Setup of before:
==> flow/design.v (excerpt) <==
module topmodule( input clk,
input rst,
output [3:0] anode,
output [7:0] cathode,
input B1, B2, B3, B4,
input [4:0] operation);
Size: about 2500 cells after synthesis, roughly 140 flip-flops, ~23 I/O pins.
make LEC_CHECK=0 CAP_MARGIN=20 CELL_PAD_IN_SITES_DETAIL_PLACEMENT=2 CELL_PAD_IN_SITES_GLOBAL_PLACEMENT=3 CORE_ASPECT_RATIO=1.24 CORE_MARGIN=2 CORE_UTILIZATION=34 CTS_CLUSTER_DIAMETER=392 CTS_CLUSTER_SIZE=95 GPL_ROUTABILITY_DRIVEN=0 GPL_TIMING_DRIVEN=0 MAX_ROUTING_LAYER=met5 MIN_ROUTING_LAYER=met1 PLACE_DENSITY_LB_ADDON=0.18 SETUP_SLACK_MARGIN=5.0 SLEW_MARGIN=25 TNS_END_PERCENT=75 finish   # period 44.6 ns
run.sh (not shown) runs the stock make flow with config.mk's settings and CLKGATE_MAP_FILE=.
before ran to completion and came out clean on the timing, design-rule and antenna checks.
What after does differently from before at the input level:
Settings: MAX_ROUTING_LAYER no longer set, was met5; CTS_CLUSTER_DIAMETER no longer set, was 392; MIN_ROUTING_LAYER no longer set, was met1; CELL_PAD_IN_SITES_GLOBAL_PLACEMENT no longer set, was 3; CORE_ASPECT_RATIO no longer set, was 1.24; GPL_TIMING_DRIVEN no longer set, was 0; CELL_PAD_IN_SITES_DETAIL_PLACEMENT no longer set, was 2; CTS_CLUSTER_SIZE no longer set, was 95; CORE_UTILIZATION now 48, was 34; GPL_ROUTABILITY_DRIVEN no longer set, was 0; SETUP_SLACK_MARGIN no longer set, was 5.0; TNS_END_PERCENT no longer set, was 75; SLEW_MARGIN now 20, was 25; PLACE_DENSITY_LB_ADDON no longer set, was 0.18; the clock period (ns, I/O delays scaled along) now 30.0, was 44.6.
Findings:
- Count of buffers not belonging to the clock network in the layout (after vs. before) decreases by more than half
- Cmp after vs before: final critical-path setup slack lower in after
- Going from before to after, the internal power contribution was found to have gone up by 52%.

Setup of run A:
topmodule again, from the RTL that the note above started with.
export LEC_CHECK = 0
export ABC_AREA = 1
export CAP_MARGIN = 20
export CORE_MARGIN = 2
export CORE_UTILIZATION = 72
export CTS_CLUSTER_DIAMETER = 318
export CTS_CLUSTER_SIZE = 99
export PLACE_DENSITY = 0.38
export SLEW_MARGIN = 20
create_clock -name core_clock -period 16.8 [get_ports {clk}]
Run A: GRT-0232 in global routing (5_1_grt) -> run aborted
Input-level comparison between run B and run A:
- CTS_CLUSTER_DIAMETER removed (was 318)
- CTS_CLUSTER_SIZE removed (was 99)
- CORE_UTILIZATION changed from 72 to 70
- PLACE_DENSITY removed (was 0.38)
- the clock period (ns, I/O delays scaled along) changed from 16.8 to 40.4
## What came out
Horizontal die size | run B above run A. Run B went all the way through synthesis, placement and routing and the layout is clean on timing, DRC and antenna. Overall die area went up by a few percent going from run A to run B. Measured against each other, run B and run A differ in cell row count, the lower figure coming from run A. The higher post-detailed-placement half-perimeter wirelength came out of run A.
Input-level comparison between run C and run B:
- changing CORE_UTILIZATION from 70 to 68
- changing the clock period (ns, I/O delays scaled along) from 40.4 to 23.7
Results
Run B reached the final stage; the timing, design-rule and antenna checks on its layout passed.
Looking at the reports, run C completed the entire flow and the layout it produced met the timing, design-rule and antenna checks.
Part of the cycle the worst path needs, run C and run B: lower on run B
Run C vs run B: combined area of the multi-input logic cells up by a few percent
Run C — fraction of the core area occupied by cells at floorplan 2.1 points lower, run B as reference
Run C against run B: combinational power now sits higher, count of instances resized after the clock tree is built went up, cell internal power dissipation rose by 0.17 mW.
Relative to run B, critical path depth has gone up in run C.
Compared with run B, run C shows a lower top fanout value on the critical path.
--- input diff run C..run D ---
- removing ABC_AREA (formerly 1)
- changing CORE_UTILIZATION from 68 to 40
- changing the clock period (ns, I/O delays scaled along) from 23.7 to 30.0
Findings:
Relative to run C, the instance count on the critical path measured on run D has decreased by more than 10%. When the final numbers for run C and run D were put side by side, the number of fillers in the final layout turned out to be greater in run D. [compare] base=run C new=run D: count of clock buffers in the final design went up 3, standard cell core area has increased, final area -1.7%, die boundary height moved up. Number of nets in the layout in run D is 17% lower than in run C. Run C -> run D: internal portion of total power decreased by more than 10%.
#### Input delta (run E over run D)
- setting TNS_END_PERCENT to 75 for the first time
- setting ABC_AREA to 1 for the first time
- setting CELL_PAD_IN_SITES_GLOBAL_PLACEMENT to 2 for the first time
- setting CTS_CLUSTER_SIZE to 13 for the first time
- changing the clock period (ns, I/O delays scaled along) from 30.0 to 32.0
--- outcome ---
Worst-case setup margin in the final layout, run E and run D, higher one = run E. Lower post-synthesis share of cell area spent on full adders, half adders and majority gates was reported by run E, not run D. Cmp run E vs run D: amount of wire on met3 after detailed routing lower in run E. In the metrics for run E and run D, the one carrying the lower total number of cells along the worst setup path is run D. From run D to run E the numbers moved as follows: routability-driven placement congestion ratio now sits lower, multiplexer share of the synthesized area moved down, final cell count without fillers went up, post-layout instance area shows a reduction of 1.3%. Max aggregate global-route resource usage across run E and run D: run D. Internal power summed over all cells for run E: about 1.6% down relative to run D. Routed wire in run E totals less than in run D.
Power and IR drop assume default switching activity.
